==> flow/design.v <==
module RandomNumberGenerator(clk, rst, load, key_x, seed_r, seed_g, seed_b, Rout, Gout, Bout, Key_ready);
    input wire clk;
    input wire rst;
    input wire load;                  
    input wire [15:0] key_x;          
    input wire [15:0] seed_r;         
    input wire [15:0] seed_g;
    input wire [15:0] seed_b;
    output reg [7:0] Rout;
    output reg [7:0] Gout;
    output reg [7:0] Bout;
    output reg Key_ready;
    wire Rout_bit;
    wire Gout_bit;
    wire Bout_bit;
    reg[15:0] Rlfsr;
    reg[15:0] Glfsr;
    reg[15:0] Blfsr;
    reg [2:0] bit_count;
    wire Rfeedback_lfsr;
    wire Gfeedback_lfsr;
    wire Bfeedback_lfsr;
    wire Rout_lfsr;
    wire Gout_lfsr;
    wire Bout_lfsr;
    reg signed [15:0] x; 
    reg signed [31:0] x_square; 
    reg signed [31:0] x_mult;  
    reg signed [15:0] x_next;
    wire out_chaotic;
    assign Rfeedback_lfsr = Rlfsr[15] ^ Rlfsr[13] ^ Rlfsr[12] ^ Rlfsr[10]; 
    assign Gfeedback_lfsr = Glfsr[15] ^ Glfsr[13] ^ Glfsr[12] ^ Glfsr[10]; 
    assign Bfeedback_lfsr = Blfsr[15] ^ Blfsr[13] ^ Blfsr[12] ^ Blfsr[10]; 
    assign Rout_lfsr = Rlfsr[15];
    assign Gout_lfsr = Glfsr[15];
    assign Bout_lfsr = Blfsr[15];
    assign out_chaotic = x_next[15];
    assign Rout_bit = Rout_lfsr ^ out_chaotic;
    assign Gout_bit = Gout_lfsr ^ out_chaotic;
    assign Bout_bit = Bout_lfsr ^ out_chaotic;
    always @(posedge clk or posedge rst) begin
        if (rst) begin
            Rlfsr <= 16'b0000000000000001;
            Glfsr <= 16'b0000000000000010;
            Blfsr <= 16'b0000000000000011;
            x <= 16'sh7EF0;                          
            Rout <= 8'b0;
            Gout <= 8'b0;
            Bout <= 8'b0;
            Key_ready <= 0;
            bit_count <=0;
            x_square <= 0;
            x_next <= 0;
            x_mult <= 0;
        end
        else if (load) begin
            Rlfsr <= seed_r;
            Glfsr <= seed_g;
            Blfsr <= seed_b;
            x <= key_x;
            Rout <= 8'b0;
            Gout <= 8'b0;
            Bout <= 8'b0;
            Key_ready <= 0;
            bit_count <=0;
            x_square <= 0;
            x_next <= 0;
            x_mult <= 0;
        end
        else begin
            Rlfsr <= {Rlfsr[14:0], Rfeedback_lfsr};
            Glfsr <= {Glfsr[14:0], Gfeedback_lfsr};
            Blfsr <= {Blfsr[14:0], Bfeedback_lfsr};
            Rout <= {Rout[6:0], Rout_bit};
            Gout <= {Gout[6:0], Gout_bit};
            Bout <= {Bout[6:0], Bout_bit};
            if (bit_count == 3'd7) begin
                Key_ready <= 1;   
                bit_count <= 0;
            end 
            else begin
                Key_ready <= 0;
                bit_count <= bit_count + 1;
            end
            x_square <= x * x;                        
            x_mult <= x_square <<< 1;                 
            x_next <= 16'sh7FFF - x_mult[30:15];      
            x <= x_next;
        end
    end
endmodule
Settings: LEC_CHECK=0, ABC_AREA=0, CAP_MARGIN=20, CELL_PAD_IN_SITES_DETAIL_PLACEMENT=0, CELL_PAD_IN_SITES_GLOBAL_PLACEMENT=0, CORE_ASPECT_RATIO=0.62, CORE_MARGIN=2, CORE_UTILIZATION=72, GPL_ROUTABILITY_DRIVEN=1, GPL_TIMING_DRIVEN=1, MAX_ROUTING_LAYER=met5, MIN_ROUTING_LAYER=met1, PLACE_DENSITY=0.78, SLEW_MARGIN=20, TNS_END_PERCENT=100; clock period 5.7 ns.
run.sh (not shown) runs the stock make flow with config.mk's settings and CLKGATE_MAP_FILE=.
The first run ran to the end with violations: setup timing.
Edit:
ABC_AREA = 1   (was 0)
CELL_PAD_IN_SITES_DETAIL_PLACEMENT = unset   (was 0)
CELL_PAD_IN_SITES_GLOBAL_PLACEMENT = unset   (was 0)
CORE_ASPECT_RATIO = unset   (was 0.62)
CTS_CLUSTER_DIAMETER = 374   (was unset)
CTS_CLUSTER_SIZE = 95   (was unset)
GPL_ROUTABILITY_DRIVEN = unset   (was 1)
GPL_TIMING_DRIVEN = unset   (was 1)
MAX_ROUTING_LAYER = unset   (was met5)
MIN_ROUTING_LAYER = unset   (was met1)
PLACE_DENSITY = unset   (was 0.78)
TNS_END_PERCENT = unset   (was 100)
clock period = 7.42 ns   (was 5.7 ns; I/O delays follow)
=> The new run completed with no timing, DRC or antenna violations. Final area is lower by a few percent. Sequential share of layout area came out higher by 1.3 points. Core utilization fell by 13 points. Synthesized area rises by a little under a tenth. Setup slack gains 1.9 ns. Wire length falls by a quarter to a third. Clock skew drops by 0.0075 ns. Count of clock-buffer cells in the layout goes down by 3.
Edit:
ABC_AREA = unset   (was 1)
CTS_CLUSTER_DIAMETER = 228   (was 374)
CTS_CLUSTER_SIZE = unset   (was 95)
TNS_END_PERCENT = 75   (was unset)
clock period = 8.75 ns   (was 7.42 ns; I/O delays follow)
Non-clock buffer count is unchanged.
First-iteration DRC count shrinks by 30%.
Core utilization grows by 1.5 points.
Edit:
ABC_AREA = 1   (was unset)
CTS_CLUSTER_DIAMETER = unset   (was 228)
CTS_CLUSTER_SIZE = 99   (was unset)
SETUP_SLACK_MARGIN = -0.1   (was unset)
TNS_END_PERCENT = unset   (was 75)
clock period = 5.69 ns   (was 8.75 ns; I/O delays follow)
Outcome:
- The new run finished but fails on setup timing
- cell count goes up by about 35%
- core utilization went up by 2.2 points
- sequential share of layout area decreases by 2.2 points
- cell area went up by 11%
- routed wire length rises by about 27%
Edit:
CTS_CLUSTER_SIZE = 81   (was 99)
HOLD_SLACK_MARGIN = -0.1   (was unset)
PLACE_DENSITY = 0.8   (was unset)
SETUP_SLACK_MARGIN = unset   (was -0.1)
clock period = 5.94 ns   (was 5.69 ns; I/O delays follow)
Outcome: Now the flow finished with timing, DRC and antenna clean; sequential cell count does not change; via count came out lower by a few percent; worst setup slack improved by 0.17 ns; critical path depth drops by 1.
